==> job 9357 <==
==> flow/design.v <==
module alu16bit (
  input clk,                 
  input reset,               
  input [2:0] operation,     
  input [15:0] operand_A,
  input [15:0] operand_B,
  output reg [31:0] result, 
  output reg carry_flag,
  output reg zero_flag
);
parameter [2:0] ADD  = 3'b000,
                SUB  = 3'b001,
                MUL  = 3'b010,
                AND  = 3'b011,
                OR   = 3'b100,
                NAND = 3'b101,
                NOR  = 3'b110,
                XOR  = 3'b111;
reg [31:0] alu_result;  
reg alu_carry;
reg alu_zero;
always @(*) begin
  alu_result = 32'b0;
  alu_carry  = 1'b0;
  alu_zero   = 1'b0;
  case (operation)
    ADD: begin
      {alu_carry, alu_result} = {1'b0, operand_A} + {1'b0, operand_B};
      alu_zero = (alu_result[15:0] == 16'b0);
    end
    SUB: begin
      {alu_carry, alu_result} = {1'b0, operand_A} - {1'b0, operand_B};
      alu_zero = (alu_result[15:0] == 16'b0);
    end
    MUL: begin
      alu_result = operand_A * operand_B;   
      alu_zero = (alu_result == 32'b0);
    end
    AND: begin
      alu_result = {16'b0, (operand_A & operand_B)};
      alu_zero = (alu_result[15:0] == 16'b0);
    end
    OR: begin
      alu_result = {16'b0, (operand_A | operand_B)};
      alu_zero = (alu_result[15:0] == 16'b0);
    end
    NAND: begin
      alu_result = {16'b0, ~(operand_A & operand_B)};
      alu_zero = (alu_result[15:0] == 16'b0);
    end
    NOR: begin
      alu_result = {16'b0, ~(operand_A | operand_B)};
      alu_zero = (alu_result[15:0] == 16'b0);
    end
    XOR: begin
      alu_result = {16'b0, (operand_A ^ operand_B)};
      alu_zero = (alu_result[15:0] == 16'b0);
    end
    default: begin
      alu_result = 32'b0;
      alu_carry  = 1'b0;
      alu_zero   = 1'b1;
    end
  endcase
end
always @(posedge clk) begin
  if (reset) begin
    result     <= 32'b0;
    carry_flag <= 1'b0;
    zero_flag  <= 1'b0;
  end else begin
    result     <= alu_result;
    carry_flag <= alu_carry;
    zero_flag  <= alu_zero;
  end
end
endmodule
==> flow/run.sh <==
#!/bin/bash
# the make line also repeats each setting of config.mk as NAME=value (left out here)
make -C /OpenROAD-flow-scripts/flow DESIGN_CONFIG=/design/flow/config.mk WORK_HOME=/design/flow/orfs CLKGATE_MAP_FILE= finish
==> flow/config.mk <==
export PLATFORM = sky130hd
export DESIGN_NAME = alu16bit
export DESIGN_NICKNAME = alu16bit
export VERILOG_FILES = /design/flow/design.v
export SDC_FILE = /design/flow/constraint.sdc
export NUM_CORES = 4
export LEC_CHECK = 0
export CAP_MARGIN = 20
export CORE_MARGIN = 2
export CORE_UTILIZATION = 72
export CTS_CLUSTER_DIAMETER = 235
export CTS_CLUSTER_SIZE = 44
export SLEW_MARGIN = 20
==> flow/constraint.sdc <==
create_clock -name core_clock -period 5.62 [get_ports {clk}]
set_input_delay 1.1240 -clock core_clock [delete_from_list [all_inputs] [get_ports {clk}]]
set_output_delay 1.1240 -clock core_clock [all_outputs]
set_load 0.01 [all_outputs]
==> job 5242: changes against job 9357 <==
--- a/flow/config.mk
+++ b/flow/config.mk
@@ -8,6 +8,7 @@
 export CAP_MARGIN = 20
 export CORE_MARGIN = 2
-export CORE_UTILIZATION = 72
-export CTS_CLUSTER_DIAMETER = 235
-export CTS_CLUSTER_SIZE = 44
+export CORE_UTILIZATION = 66
+export CTS_CLUSTER_DIAMETER = 51
+export MAX_ROUTING_LAYER = met4
 export SLEW_MARGIN = 20
+export TNS_END_PERCENT = 5
==> flow/constraint.sdc (replaced) <==
create_clock -name core_clock -period 7.2 [get_ports {clk}]
set_input_delay 1.4400 -clock core_clock [delete_from_list [all_inputs] [get_ports {clk}]]
set_output_delay 1.4400 -clock core_clock [all_outputs]
set_load 0.01 [all_outputs]
==> notes <==
- Job 9357 stopped in clock tree synthesis. Job 5242 finished but failed the layout checks on setup timing.
- Synthesized area is the same in job 5242 and job 9357.
- Of job 9357 and job 5242, job 5242 has the higher die size (gap 8.1%, measured against job 5242).
- Synthesized cell count is the same in job 5242 and job 9357.

* * *

==> inputs of job 9208 <==
Starts from the design.v that is shown in full above.
clock: 7.98 ns
lec_check: 0
cap_margin: 20
core_margin: 2
core_utilization: 72
cts_cluster_diameter: 51
hold_slack_margin: -0.1
max_routing_layer: met4
place_density_lb_addon: 0.01
setup_slack_margin: 2.38
slew_margin: 20
tns_end_percent: 5
run.sh (not shown) runs the stock make flow with config.mk's settings and CLKGATE_MAP_FILE=.
==> job 698 (differences from job 9208) <==
- CORE_UTILIZATION: 72 -> 66
- CTS_CLUSTER_DIAMETER: 51 -> not set
- CTS_CLUSTER_SIZE: not set -> 56
- HOLD_SLACK_MARGIN: -0.1 -> -0.09
- MAX_ROUTING_LAYER: met4 -> not set
- PLACE_DENSITY_LB_ADDON: 0.01 -> not set
- SETUP_SLACK_MARGIN: 2.38 -> -0.49
- TNS_END_PERCENT: 5 -> not set
==> flow/constraint.sdc (replaced) <==
create_clock -name core_clock -period 6.98 [get_ports {clk}]
set_input_delay 1.3960 -clock core_clock [delete_from_list [all_inputs] [get_ports {clk}]]
set_output_delay 1.3960 -clock core_clock [all_outputs]
set_load 0.01 [all_outputs]
==> job 1148 (differences from job 9208) <==
- CORE_UTILIZATION: 72 -> 40
- CTS_CLUSTER_DIAMETER: 51 -> not set
- HOLD_SLACK_MARGIN: -0.1 -> not set
- MAX_ROUTING_LAYER: met4 -> not set
- PLACE_DENSITY: not set -> 0.95
- PLACE_DENSITY_LB_ADDON: 0.01 -> not set
- SETUP_SLACK_MARGIN: 2.38 -> -0.22
- TNS_END_PERCENT: 5 -> 35
==> flow/constraint.sdc (replaced) <==
create_clock -name core_clock -period 7.2 [get_ports {clk}]
set_input_delay 1.4400 -clock core_clock [delete_from_list [all_inputs] [get_ports {clk}]]
set_output_delay 1.4400 -clock core_clock [all_outputs]
set_load 0.01 [all_outputs]
==> comparison table <==
item	job 9208	job 698	job 1148
Result of the run	stopped before the end	finished with violations	finished with violations
Last stage reached	global routing (5_1_grt)	-	-
Layout check failures	-	negative setup slack	negative setup slack
Tapcells	-	234	396
Post-CTS setup buffer count	58	2	6
Detailed-routing wirelength on met1	-	17100 µm	15700 µm
# nets final	-	2240	2218
Destination of the worst hold path	-	result[7]$_SDFF_PP0_	result[1]$_SDFF_PP0_
Post-DR wirelength/cell	-	26.9 µm	23.1 µm
Gates resized, CTS repair	198	53	64
Non-clock inverters	-	293	294
Relative slew slack	-	41.4%	31.2%
Final-layout worst hold slack	-	2090 ps	2110 ps
Core Util at FP	73.4%	67.4%	40.9%
Setup Viol. Count Final	-	20	14
Via density per instance	-	6.84	6.47
Flops	-	34	34
Logic share of the area	-	68.9%	68.5%

* * *

==> 08-03 <==
// alu16bit: RTL as listed in full above, without the edits since
export LEC_CHECK = 0
export CAP_MARGIN = 20
export CORE_MARGIN = 2
export CORE_UTILIZATION = 40
export SLEW_MARGIN = 20
create_clock -name core_clock -period 7.2 [get_ports {clk}]
==> 06-02 (differences from 08-03) <==
--- a/flow/config.mk
+++ b/flow/config.mk
@@ -8,4 +8,9 @@
 export CAP_MARGIN = 20
-export CORE_MARGIN = 2
+export CELL_PAD_IN_SITES_GLOBAL_PLACEMENT = 3
+export CORE_MARGIN = 3
 export CORE_UTILIZATION = 40
-export SLEW_MARGIN = 20
+export GPL_ROUTABILITY_DRIVEN = 0
+export GPL_TIMING_DRIVEN = 0
+export SETUP_SLACK_MARGIN = -0.55
+export SLEW_MARGIN = 5
+export TNS_END_PERCENT = 30
==> results <==
| item | 08-03 | 06-02 |
|---|---|---|
| Vias in the first global route | 13280 | 12230 |
| Die Outline Area | 32940 um^2 | 33670 um^2 |
| Port-buffer cells | 70 | 68 |
| Number of cells in the finished layout apart from fillers | 2311 | 2093 |
| HPWL after detailed placement | 39.58 mm | 39.88 mm |
| Result of the run | complete, no violations | complete, but fails checks |
| Reasons for failing layout checks | - | negative setup slack |
| Final hold slack | 1.888 ns | 1.725 ns |
| Fillers | 2911 | 3170 |
| Share of final layout cell area taken by non-clock buffers | 19.13% | 9.105% |
| Final core utilization | 54.54% | 47.34% |
| Hold path cells | 4 | 3 |
| Area growth from synthesis to final layout | 33.42% | 15.81% |
| GR Util All Layers | 29.23% | 29.03% |
| Antenna violations before repair | 0 | 1 |

* * *

==> 03-05 <==
Starts from the design.v that is shown in full above.
clock: 7.35 ns
lec_check: 0
abc_area: 0
cap_margin: 30
cell_pad_in_sites_detail_placement: 0
core_margin: 2
core_utilization: 64
cts_cluster_diameter: 57
cts_cluster_size: 68
gpl_routability_driven: 1
hold_slack_margin: 0.08
max_routing_layer: met5
min_routing_layer: met1
place_density_lb_addon: 0.06
slew_margin: 25
==> 01-10 (differences from 03-05) <==
==> flow/config.mk (replaced) <==
export PLATFORM = sky130hd
export DESIGN_NAME = alu16bit
export DESIGN_NICKNAME = alu16bit
export VERILOG_FILES = /design/flow/design.v
export SDC_FILE = /design/flow/constraint.sdc
export NUM_CORES = 4
export LEC_CHECK = 0
export CAP_MARGIN = 20
export CORE_MARGIN = 2
export CORE_UTILIZATION = 67
export CTS_CLUSTER_DIAMETER = 358
export MAX_ROUTING_LAYER = met4
export SLEW_MARGIN = 20
export TNS_END_PERCENT = 5
==> flow/constraint.sdc (replaced) <==
create_clock -name core_clock -period 7.2 [get_ports {clk}]
set_input_delay 1.4400 -clock core_clock [delete_from_list [all_inputs] [get_ports {clk}]]
set_output_delay 1.4400 -clock core_clock [all_outputs]
set_load 0.01 [all_outputs]
==> flow.log <==
[report] implementation figures
INFO  metric dpl-instance-area = 15200 sq um
INFO  metric core = 18600 sq um
INFO  metric stop_error = [ERROR GRT-0116] Global routing finished with congestion. Check the congestion regions in the DRC Viewer.
INFO  metric gr-total-overflow = 7
INFO  metric stage_where_the_flow_stopped = 5_1_grt
INFO  metric design.die.area = 19900 sq um
INFO  metric place_congestion = approximately 1.2
INFO  metric die_height = around 140 microns
INFO  metric status = stopped before the end
INFO  metric die_w = 141 microns
INFO  metric numPlacedInstances = about 2100
INFO  metric cts_setup_buffers = 41
INFO  metric dp.final_hpwl = 39600 microns
the above is filed under 01-10

==> flow.log <==
[flow] collecting metrics
INFO  metric die_height = 144 microns
INFO  metric dp.final_hpwl = 37100 microns
INFO  metric status = complete, but fails checks
INFO  metric failed_checks = setup timing
INFO  metric gr-total-overflow = 0
INFO  metric finalSetupViolations = 4
INFO  metric final.setup.worst_slack = -0.284 ns
INFO  metric design.die.area = 20800 sq um
INFO  metric dpl-instance-area = ~15000 sq um
INFO  metric core = 19400 sq um
the above is filed under 03-05


* * *

==> inputs of v3 <==
RTL: the design.v shown in full above, as it stands there.
clock: 12.4 ns
lec_check: 0
abc_area: 0
cap_margin: 30
cell_pad_in_sites_detail_placement: 2
core_margin: 5
core_utilization: 60
cts_cluster_diameter: 250
cts_cluster_size: 86
gpl_routability_driven: 1
max_routing_layer: met5
min_routing_layer: met1
place_density: 0.75
setup_slack_margin: 0.85
slew_margin: 5
tns_end_percent: 40
==> v30: changes against v3 <==
==> flow/config.mk (replaced) <==
export PLATFORM = sky130hd
export DESIGN_NAME = alu16bit
export DESIGN_NICKNAME = alu16bit
export VERILOG_FILES = /design/flow/design.v
export SDC_FILE = /design/flow/constraint.sdc
export NUM_CORES = 4
export LEC_CHECK = 0
export CAP_MARGIN = 20
export CORE_MARGIN = 2
export CORE_UTILIZATION = 59
export SLEW_MARGIN = 20
==> flow/constraint.sdc (replaced) <==
create_clock -name core_clock -period 5.09 [get_ports {clk}]
set_input_delay 1.0180 -clock core_clock [delete_from_list [all_inputs] [get_ports {clk}]]
set_output_delay 1.0180 -clock core_clock [all_outputs]
set_load 0.01 [all_outputs]
==> v28: changes against v3 <==
==> flow/config.mk (replaced) <==
export PLATFORM = sky130hd
export DESIGN_NAME = alu16bit
export DESIGN_NICKNAME = alu16bit
export VERILOG_FILES = /design/flow/design.v
export SDC_FILE = /design/flow/constraint.sdc
export NUM_CORES = 4
export LEC_CHECK = 0
export CAP_MARGIN = 20
export CORE_MARGIN = 2
export CORE_UTILIZATION = 69
export CTS_CLUSTER_DIAMETER = 358
export PLACE_DENSITY = 0.66
export SLEW_MARGIN = 20
export TNS_END_PERCENT = 5
==> flow/constraint.sdc (replaced) <==
create_clock -name core_clock -period 7.2 [get_ports {clk}]
set_input_delay 1.4400 -clock core_clock [delete_from_list [all_inputs] [get_ports {clk}]]
set_output_delay 1.4400 -clock core_clock [all_outputs]
set_load 0.01 [all_outputs]
==> results <==
- v3 aborted during detailed placement on DPL-0033. v30 never finished: it broke off in global routing. v28 never finished: it broke off in global routing.
- Die area, lowest first: v28, v30, v3.
- In area after synthesis, v30 and v3 do not differ.
- Synthesized cell count is the same in v28 and v30.
==> figures <==
item                                                        v30                     v28                      v3
Detailed-placement wirelength estimate                 38600 um                41100 um                       -
Buffer count from post-CTS setup fixing                      84                      59                       -
Die span in x                                            150 um                  139 um                  155 um
Vertical extent of the die                               150 um                  139 um                  155 um
Post-CTS Hold Fix Bufs                                        0                       0                       -
Root buffer selected by CTS                           clkbuf_16               clkbuf_16                       -
Area post-placement                                  16200 um^2              15200 um^2                       -
Final RePlAce weighted congestion                         0.986                    1.09                    1.05
Cells after DPL                                            2193                    2078                       -
Number of clock sinks seen by CTS                            34                      34                       -
Area of the core region                              21000 um^2              18000 um^2              20800 um^2
Max Buffers Root-to-Sink                                      2                       2                       -
Area of the chip                                     22500 um^2              19400 um^2              24000 um^2
H-tree depth                                                  2                       2                       -
Worst slack after detailed placement                   -2.37 ns                -1.28 ns                       -
Post-CTS sizing                                             355                     317                       -
Number of buffers created by CTS                              5                       5                       -
Outcome                                  stopped before the end  stopped before the end  stopped before the end
Stage where the flow stopped                     global routing          global routing      detailed placement
Site row count                                               53                      49                      53

* * *

==> tundra: inputs <==
RTL: the design.v shown in full above, as it stands there.
Settings: LEC_CHECK=0, ABC_AREA=1, CAP_MARGIN=20, CORE_MARGIN=2, CORE_UTILIZATION=72, CTS_CLUSTER_DIAMETER=235, SLEW_MARGIN=20; clock period 5.62 ns.
==> fjord: changes against tundra <==
Settings changed: ABC_AREA 1 to unset, CORE_MARGIN 2 to 3, CORE_UTILIZATION 72 to 40, CTS_CLUSTER_DIAMETER 235 to unset, GPL_ROUTABILITY_DRIVEN set to 0.
==> flow/constraint.sdc (replaced) <==
create_clock -name core_clock -period 7.2 [get_ports {clk}]
set_input_delay 1.4400 -clock core_clock [delete_from_list [all_inputs] [get_ports {clk}]]
set_output_delay 1.4400 -clock core_clock [all_outputs]
set_load 0.01 [all_outputs]
==> comparison table <==
| metric | tundra | fjord |
|---|---|---|
| Status | did not finish | timing/DRC/antenna clean |
| Last stage reached | 5_1_grt | - |
| Cell with the most instances after synthesis | nand2_1 | inv_1 |
| Half-perimeter wire length of the detailed placement result | 40.70 mm | 37.88 mm |
| Width of the die | 142.7 um | 183.5 um |
| Yosys stat cell total | 2098 | 1602 |
| AND/OR/NAND/NOR Cells, Area Fraction | 27.06% | 18.48% |
| Total core area | 18770 um2 | 30830 um2 |
| Sequential fraction of the synthesis area | 4.915% | 5.401% |
| Combined area of all synthesized cells | 13850 um2 | 12600 um2 |
| Die ar. | 20360 um2 | 33670 um2 |
| Rows | 50 | 64 |
| Cells resized by post-CTS repair | 323 | 200 |
| Syn_nets | 2483 | 1987 |
| Aoi/oai-family share of the synthesized area | 7.020% | 13.78% |
| Placed cell area | 16410 um2 | 15390 um2 |

* * *

==> inputs of job 8319 <==
Starts from the design.v that is shown in full above.
clock: 7.2 ns
lec_check: 0
cap_margin: 20
core_margin: 2
core_utilization: 66
cts_cluster_diameter: 57
max_routing_layer: met4
slew_margin: 20
tns_end_percent: 5
==> inputs of job 2708, as changes to job 8319 <==
CORE_UTILIZATION = 40   (was 66)
CTS_CLUSTER_DIAMETER = 379   (was 57)
CTS_CLUSTER_SIZE = 100   (was not set)
MAX_ROUTING_LAYER = not set   (was met4)
SETUP_SLACK_MARGIN = -0.22   (was not set)
TNS_END_PERCENT = not set   (was 5)
==> inputs of job 4371, as changes to job 8319 <==
ABC_AREA = 1   (was not set)
CORE_UTILIZATION = 62   (was 66)
CTS_CLUSTER_DIAMETER = not set   (was 57)
MAX_ROUTING_LAYER = not set   (was met4)
TNS_END_PERCENT = not set   (was 5)
==> flow/constraint.sdc (replaced) <==
create_clock -name core_clock -period 6.0 [get_ports {clk}]
set_input_delay 1.2000 -clock core_clock [delete_from_list [all_inputs] [get_ports {clk}]]
set_output_delay 1.2000 -clock core_clock [all_outputs]
set_load 0.01 [all_outputs]
==> notes <==
- Job 8319 produced a layout that fails on setup timing. Job 4371 ended with an error in global routing (5_1_grt) on GRT-0116. Job 2708 finished but fails on setup timing.
- Area after synthesis is the same in job 2708 and job 8319.
- Against job 8319, the synthesized cell count of job 4371 is larger by 31%.
- Final cell count: job 8319 is smaller than job 2708 (about 8%).
- In job 8319 the sequential share of layout area is higher than in job 2708, by 0.11 points.
- Against job 8319, the routed wire length of job 2708 is smaller by about 22%.
- Sequential cell count is the same in job 8319 and job 2708.
- The first-iteration DRC count of job 8319 is 2.6 times that of job 2708.
